run A:
// execution_unit
module execution_unit (
input logic clk,
input logic rst_b,
input logic req,
input logic [2:0] req_id,
input logic req_type,
input logic [63:0] req_data1,
input logic [63:0] req_data2,
output logic fifo_full,
output logic rsp,
output logic [2:0] rsp_id,
output logic [63:0] rsp_data );
req_pkt_type input_req;
rsp_pkt_type output_rsp;
assign input_req = {req, req_id, req_type, req_data1, req_data2};
assign rsp = output_rsp.rsp;
assign rsp_id = output_rsp.rsp_id;
assign rsp_data = output_rsp.rsp_data;
logic write_in, read;
req_pkt_type output_req;
logic mul_req, mul_rsp, mul_grant, mul_free;
logic [2:0] mul_req_id, mul_rsp_id;
logic [63:0] mul_rsp_data;
logic add_req, add_rsp, add_grant, add_free;
logic [2:0] add_req_id, add_rsp_id;
logic [63:0] add_rsp_data;
logic [1:0] rr_req;
logic [1:0] rr_grant;
assign write_in = input_req.req;
inp_fifo i_inp_fifo(.clk(clk), .rst_b(rst_b), .write_in(write_in), .read(read), .input_req(input_req), .output_req(output_req), .fifo_full(fifo_full));
assign read = output_req.req && (mul_req || add_req);
assign mul_req = output_req.req && (output_req.req_type == 1'b1) && mul_free;
mul i_mul (
.clk(clk), .rst_b(rst_b), 
.mul_req(mul_req),
.mul_req_id(output_req.req_id),
.mul_data1(output_req.req_data1),
.mul_data2(output_req.req_data2),
.grant(mul_grant),
.mul_rsp(mul_rsp),
.mul_rsp_id(mul_rsp_id),
.mul_rsp_data(mul_rsp_data),
.mul_free(mul_free)
);
assign add_req = output_req.req && (output_req.req_type == 1'b0) && add_free;
add i_add (
.clk(clk), .rst_b(rst_b), 
.add_req(add_req),
.add_req_id(output_req.req_id),
.add_data1(output_req.req_data1),
.add_data2(output_req.req_data2),
.grant(add_grant),
.add_rsp(add_rsp),
.add_rsp_id(add_rsp_id),
.add_rsp_data(add_rsp_data),
.add_free(add_free)
);
assign rr_req = {mul_rsp, add_rsp};
assign mul_grant = rr_grant[1];
assign add_grant = rr_grant[0];
  ...
Size: ~10,000 cells after synthesis, about 1,100 flip-flops, ~110,000 µm² of cells after synthesis.
Settings: LEC_CHECK=0, CAP_MARGIN=20, CORE_MARGIN=2, CORE_UTILIZATION=40, SLEW_MARGIN=20; clock period 9.79 ns.
run.sh (not shown) runs the stock make flow with config.mk's settings and CLKGATE_MAP_FILE=.
Here is what was changed in the inputs of run B compared with run A.
--- a/flow/config.mk
+++ b/flow/config.mk
@@ -6,6 +6,13 @@
 export NUM_CORES = 4
 export LEC_CHECK = 0
+export ABC_AREA = 0
 export CAP_MARGIN = 20
+export CORE_ASPECT_RATIO = 0.71
 export CORE_MARGIN = 2
-export CORE_UTILIZATION = 40
+export CORE_UTILIZATION = 72
+export CTS_CLUSTER_SIZE = 37
+export GPL_ROUTABILITY_DRIVEN = 1
+export MAX_ROUTING_LAYER = met4
+export SETUP_SLACK_MARGIN = 0.61
 export SLEW_MARGIN = 20
+export TNS_END_PERCENT = 85
==> flow/constraint.sdc <==
create_clock -name core_clock -period 7.27 [get_ports {clk}]
set_input_delay 1.4540 -clock core_clock [delete_from_list [all_inputs] [get_ports {clk}]]
set_output_delay 1.4540 -clock core_clock [all_outputs]
set_load 0.01 [all_outputs]
==> results <==
The layout from run B, despite a flow that completed every stage, fails the layout checks, with the failing checks listed as setup timing.
NOTE total die area run A->run B decreased by more than a quarter
Run B vs run A: data required time at the worst endpoint down in run B
Diff run A -> run B | global-route usage | increase of 27 points
Across both runs, routed length per placed instance was higher for run B than for run A.
In run B, arrival time of the worst setup path is lower than in run A.
On overall via count from detail_route, run A beats run B.

---

Setup of P:
The RTL this note starts from:
==> flow/design.v <==
typedef struct packed { logic req; logic [2:0] req_id; logic req_type; logic [63:0] req_data1; logic [63:0] req_data2;} req_pkt_type;
typedef struct packed { logic rsp; logic [2:0] rsp_id; logic [63:0] rsp_data;} rsp_pkt_type;
module execution_unit (
input logic clk,
input logic rst_b,
input logic req,
input logic [2:0] req_id,
input logic req_type,
input logic [63:0] req_data1,
input logic [63:0] req_data2,
output logic fifo_full,
output logic rsp,
output logic [2:0] rsp_id,
output logic [63:0] rsp_data );
req_pkt_type input_req;
rsp_pkt_type output_rsp;
assign input_req = {req, req_id, req_type, req_data1, req_data2};
assign rsp = output_rsp.rsp;
assign rsp_id = output_rsp.rsp_id;
assign rsp_data = output_rsp.rsp_data;
logic write_in, read;
req_pkt_type output_req;
logic mul_req, mul_rsp, mul_grant, mul_free;
logic [2:0] mul_req_id, mul_rsp_id;
logic [63:0] mul_rsp_data;
logic add_req, add_rsp, add_grant, add_free;
logic [2:0] add_req_id, add_rsp_id;
logic [63:0] add_rsp_data;
logic [1:0] rr_req;
logic [1:0] rr_grant;
assign write_in = input_req.req;
inp_fifo i_inp_fifo(.clk(clk), .rst_b(rst_b), .write_in(write_in), .read(read), .input_req(input_req), .output_req(output_req), .fifo_full(fifo_full));
assign read = output_req.req && (mul_req || add_req);
assign mul_req = output_req.req && (output_req.req_type == 1'b1) && mul_free;
mul i_mul (
.clk(clk), .rst_b(rst_b), 
.mul_req(mul_req),
.mul_req_id(output_req.req_id),
.mul_data1(output_req.req_data1),
.mul_data2(output_req.req_data2),
.grant(mul_grant),
.mul_rsp(mul_rsp),
.mul_rsp_id(mul_rsp_id),
.mul_rsp_data(mul_rsp_data),
.mul_free(mul_free)
);
assign add_req = output_req.req && (output_req.req_type == 1'b0) && add_free;
add i_add (
.clk(clk), .rst_b(rst_b), 
.add_req(add_req),
.add_req_id(output_req.req_id),
.add_data1(output_req.req_data1),
.add_data2(output_req.req_data2),
.grant(add_grant),
.add_rsp(add_rsp),
.add_rsp_id(add_rsp_id),
.add_rsp_data(add_rsp_data),
.add_free(add_free)
);
assign rr_req = {mul_rsp, add_rsp};
assign mul_grant = rr_grant[1];
assign add_grant = rr_grant[0];
assign rr_grant = {rr_req[1], rr_req[0] & ~rr_req[1]};
assign output_rsp.rsp = |rr_grant;
assign output_rsp.rsp_id = rr_grant[1] ? mul_rsp_id : rr_grant[0] ? add_rsp_id : '0;
assign output_rsp.rsp_data = rr_grant[1] ? mul_rsp_data : rr_grant[0] ? add_rsp_data : '0;
endmodule
module inp_fifo #(parameter DEPTH = 4, PTR_WIDTH = $clog2(DEPTH))
(
   input  logic   clk,
   input  logic   rst_b,
   input logic    write_in, 
   input logic    read, 
   input req_pkt_type input_req,  
   output req_pkt_type output_req,  
   output logic fifo_full   
);
logic fifo_empty;
logic [DEPTH-1:0][132:0] fifo_mem;  
logic [PTR_WIDTH-1 : 0] rd_ptr;
logic [PTR_WIDTH-1 : 0] wr_ptr;
logic [PTR_WIDTH : 0] count;
always_ff @(posedge clk or negedge rst_b)
begin
   if(~rst_b) begin
      wr_ptr     <= '0;       
      rd_ptr     <= '0;      
      count <= '0;
      fifo_mem <= '0;
   end else begin
   if(read) begin
         rd_ptr <= rd_ptr + 1'b1;                          
   end  
   if(write_in) begin
         fifo_mem[wr_ptr] <= input_req;              
         wr_ptr <= wr_ptr + 1'b1;           
   end
   if(read && !write_in) begin
	  count <= count - 1;
   end   
   else if(write_in && !read) begin
	  count <= count + 1;
   end   
   end
end   
assign output_req = !fifo_empty ? fifo_mem[rd_ptr] : '0;
assign fifo_empty = (count == 0) ? 1'b1 : 1'b0;                            
assign fifo_full = (count == DEPTH) ? 1'b1 : 1'b0;
endmodule
module add (
    input logic clk,
	input logic rst_b,
    input logic add_req,
	input logic [2:0] add_req_id,
	input logic [63:0] add_data1,
	input logic [63:0] add_data2,
	input logic grant,
	output logic add_rsp,
	output logic [2:0] add_rsp_id,
	output logic [63:0] add_rsp_data,
	output logic add_free
);
logic add_req_q;
logic [2:0] add_req_id_q;
logic [63:0] add_data1_q, add_data2_q;
logic add_rsp_prev;
logic [2:0] add_rsp_id_prev;
logic [64:0] add_rsp_data_prev;
always_ff @(posedge clk or negedge rst_b) begin
    if(!rst_b) begin
	    add_free <= 1'b1;
		add_rsp <= '0;
		add_rsp_id <= '0;
		add_rsp_data <= '0;
		add_rsp_prev <= '0;
		add_req_q <= '0;
	end else 
	begin
	    if(add_req) add_free <= 1'b0;
	    add_req_q <= add_req;
		add_req_id_q <= add_req_id;
		add_data1_q <= add_data1;
		add_data2_q <= add_data2;
		add_rsp_prev <= add_req_q;
		add_rsp_id_prev <= add_req_id_q;
		add_rsp_data_prev <= (add_data1_q + add_data2_q);
		if(grant) begin
		    add_free <= 1'b1;
			add_rsp <= 0;
			add_rsp_id <= '0;
			add_rsp_data <= '0;
		end else begin
			if(add_rsp_prev) begin
				add_rsp <= 1'b1;
				add_rsp_id <= add_rsp_id_prev;
				add_rsp_data <= add_rsp_data_prev[63:0];
			end
		end	
    end
end
endmodule
module mul (
    input logic clk,
	input logic rst_b,
    input logic mul_req,
	input logic [2:0] mul_req_id,
	input logic [63:0] mul_data1,
	input logic [63:0] mul_data2,
	input logic grant,
	output logic mul_rsp,
	output logic [2:0] mul_rsp_id,
	output logic [63:0] mul_rsp_data,
	output logic mul_free
);
logic mul_req_q;
logic [2:0] mul_req_id_q;
logic [63:0] mul_data1_q, mul_data2_q;
logic mul_req_q2;
logic [2:0] mul_req_id_q2;
logic [63:0] mul_data1_q2, mul_data2_q2;
logic mul_rsp_prev;
logic [2:0] mul_rsp_id_prev;
logic [128:0] mul_rsp_data_prev;
always_ff @(posedge clk or negedge rst_b) begin
    if(!rst_b) begin
	    mul_free <= 1'b1;
		mul_req_q <= '0;
		mul_req_q2 <= '0;
		mul_rsp <= '0;
		mul_rsp_id <= '0;
		mul_rsp_data <= '0;
		mul_rsp_prev <= '0;
	end else begin
	    if(mul_req) mul_free <= 1'b0;
	    mul_req_q <= mul_req;
		mul_req_id_q <= mul_req_id;
		mul_data1_q <= mul_data1;
		mul_data2_q <= mul_data2;
		mul_req_q2 <= mul_req_q;
		mul_req_id_q2 <= mul_req_id_q;
		mul_data1_q2 <= mul_data1_q;
		mul_data2_q2 <= mul_data2_q;
		mul_rsp_prev <= mul_req_q2;
		mul_rsp_id_prev <= mul_req_id_q2;
		mul_rsp_data_prev <= (mul_data1_q2 * mul_data2_q2);
		if(grant) begin
		    mul_free <= 1'b1;
			mul_rsp <= 0;
			mul_rsp_id <= '0;
			mul_rsp_data <= '0;
		end else begin
			if(mul_rsp_prev) begin
				mul_rsp <= 1'b1;
				mul_rsp_id <= mul_rsp_id_prev;
				mul_rsp_data <= mul_rsp_data_prev[63:0];
			end
		end	
    end
end
endmodule
make LEC_CHECK=0 ABC_AREA=0 CAP_MARGIN=10 CORE_ASPECT_RATIO=0.72 CORE_MARGIN=2 CORE_UTILIZATION=72 CTS_CLUSTER_SIZE=37 GPL_ROUTABILITY_DRIVEN=1 MAX_ROUTING_LAYER=met4 SETUP_SLACK_MARGIN=0.49 SLEW_MARGIN=20 TNS_END_PERCENT=55 finish   # period 5.44 ns
| P | all stages done | FAIL | setup timing |
Changes in Q relative to P:
# P
export LEC_CHECK = 0
export ABC_AREA = 0
export CAP_MARGIN = 10
export CORE_ASPECT_RATIO = 0.72
export CORE_MARGIN = 2
export CORE_UTILIZATION = 72
export CTS_CLUSTER_SIZE = 37
export GPL_ROUTABILITY_DRIVEN = 1
export MAX_ROUTING_LAYER = met4
export SETUP_SLACK_MARGIN = 0.49
export SLEW_MARGIN = 20
export TNS_END_PERCENT = 55
create_clock -name core_clock -period 5.44 [get_ports {clk}]
# Q
export LEC_CHECK = 0
export ABC_AREA = 0
export CAP_MARGIN = 10
export CORE_MARGIN = 2
export CORE_UTILIZATION = 72
export CTS_CLUSTER_SIZE = 37
export GPL_ROUTABILITY_DRIVEN = 1
export MAX_ROUTING_LAYER = met4
export PLACE_DENSITY = 0.95
export SETUP_SLACK_MARGIN = 0.49
export SLEW_MARGIN = 20
export TNS_END_PERCENT = 55
create_clock -name core_clock -period 5.54 [get_ports {clk}]
--- outcome ---
Q — number of buffers created by CTS 11% lower, P as reference. Compared with P, Q shows a lower total placed instance area. Delta (Q minus P): HPWL after detailed placement has increased; post-CTS setup repair buffer count has decreased; worst slack at placement has decreased. Flow for Q halted at global routing, error code GRT-0116. Between Q and P, the total die size figures differ only marginally.
The following lists how R was set up differently from Q:
# Q
export LEC_CHECK = 0
export ABC_AREA = 0
export CAP_MARGIN = 10
export CORE_MARGIN = 2
export CORE_UTILIZATION = 72
export CTS_CLUSTER_SIZE = 37
export GPL_ROUTABILITY_DRIVEN = 1
export MAX_ROUTING_LAYER = met4
export PLACE_DENSITY = 0.95
export SETUP_SLACK_MARGIN = 0.49
export SLEW_MARGIN = 20
export TNS_END_PERCENT = 55
create_clock -name core_clock -period 5.54 [get_ports {clk}]
# R
export LEC_CHECK = 0
export ABC_AREA = 0
export CAP_MARGIN = 20
export CORE_MARGIN = 2
export CORE_UTILIZATION = 72
export CTS_CLUSTER_SIZE = 37
export GPL_ROUTABILITY_DRIVEN = 1
export MAX_ROUTING_LAYER = met4
export PLACE_DENSITY_LB_ADDON = 0.01
export SETUP_SLACK_MARGIN = 2.07
export SLEW_MARGIN = 20
export TNS_END_PERCENT = 55
create_clock -name core_clock -period 7.27 [get_ports {clk}]
## What came out
- Number of resized instances in the post-cts repair step was lower in Q than in R.
- Reported for R and Q, area after synthesis turned out identical to the last digit.
- Compared with Q, R improves detailed placer's ending HPWL.
- Changes observed in R relative to Q: clock buffer count from CTS went up by 8, number of placed cells counting well taps went up by 0.56%.
- Layout checks on R: not met. Flow itself completed; violations: setup timing.
Edits applied to the flow inputs when going from R to S:
# R
export LEC_CHECK = 0
export ABC_AREA = 0
export CAP_MARGIN = 20
export CORE_MARGIN = 2
export CORE_UTILIZATION = 72
export CTS_CLUSTER_SIZE = 37
export GPL_ROUTABILITY_DRIVEN = 1
export MAX_ROUTING_LAYER = met4
export PLACE_DENSITY_LB_ADDON = 0.01
export SETUP_SLACK_MARGIN = 2.07
export SLEW_MARGIN = 20
export TNS_END_PERCENT = 55
create_clock -name core_clock -period 7.27 [get_ports {clk}]
# S
export LEC_CHECK = 0
export CAP_MARGIN = 20
export CORE_MARGIN = 2
export CORE_UTILIZATION = 31
export SLEW_MARGIN = 20
create_clock -name core_clock -period 9.79 [get_ports {clk}]
Notes after the runs:
Every stage of the flow completed for S, and the final layout passed the timing, DRC and antenna checks.
S vs. R: routed wire length now smaller; minimum setup slack in the final design higher.
Taking R as the reference, in S global router's overall resource usage -28 points; DRC violation total after the first TritonRoute iteration -4184.
Final cell count (S over R): increase, 17%
Sort S and R by signed area change from the synthesized netlist to the final layout desc -> top: R
What T does differently from S at the input level:
# S
export LEC_CHECK = 0
export CAP_MARGIN = 20
export CORE_MARGIN = 2
export CORE_UTILIZATION = 31
export SLEW_MARGIN = 20
create_clock -name core_clock -period 9.79 [get_ports {clk}]
# T
export LEC_CHECK = 0
export CAP_MARGIN = 20
export CORE_MARGIN = 2
export CORE_UTILIZATION = 72
export CTS_CLUSTER_SIZE = 75
export HOLD_SLACK_MARGIN = 0.29
export PLACE_DENSITY_LB_ADDON = 0.01
export SETUP_SLACK_MARGIN = 2.37
export SLEW_MARGIN = 20
create_clock -name core_clock -period 7.95 [get_ports {clk}]
Notes after the runs:
STATUS run=T STAGES=ALL_DONE FINAL_CHECKS=FAILED CAUSE=setup timing. T against S; count of placed standard cells in the final layout, fillers left out is down by more than 10%. Delta(fraction of met3 tracks used by global routing, T - S) > 0. Of S and T, the lower iteration tally of the first detailed-router pass belongs to S. T against S: total instance count after detailed placement shows a reduction of about 15%; setup slack shows a reduction of 1.25 ns; all-layer global routing usage shows an increase of 26 points. Looking only at number of clock buffer instances in the layout, and setting everything else aside, the higher value of S and T goes to T. Taking S as 1.0, T lands at 0.847 on routed metal-1 wirelength.
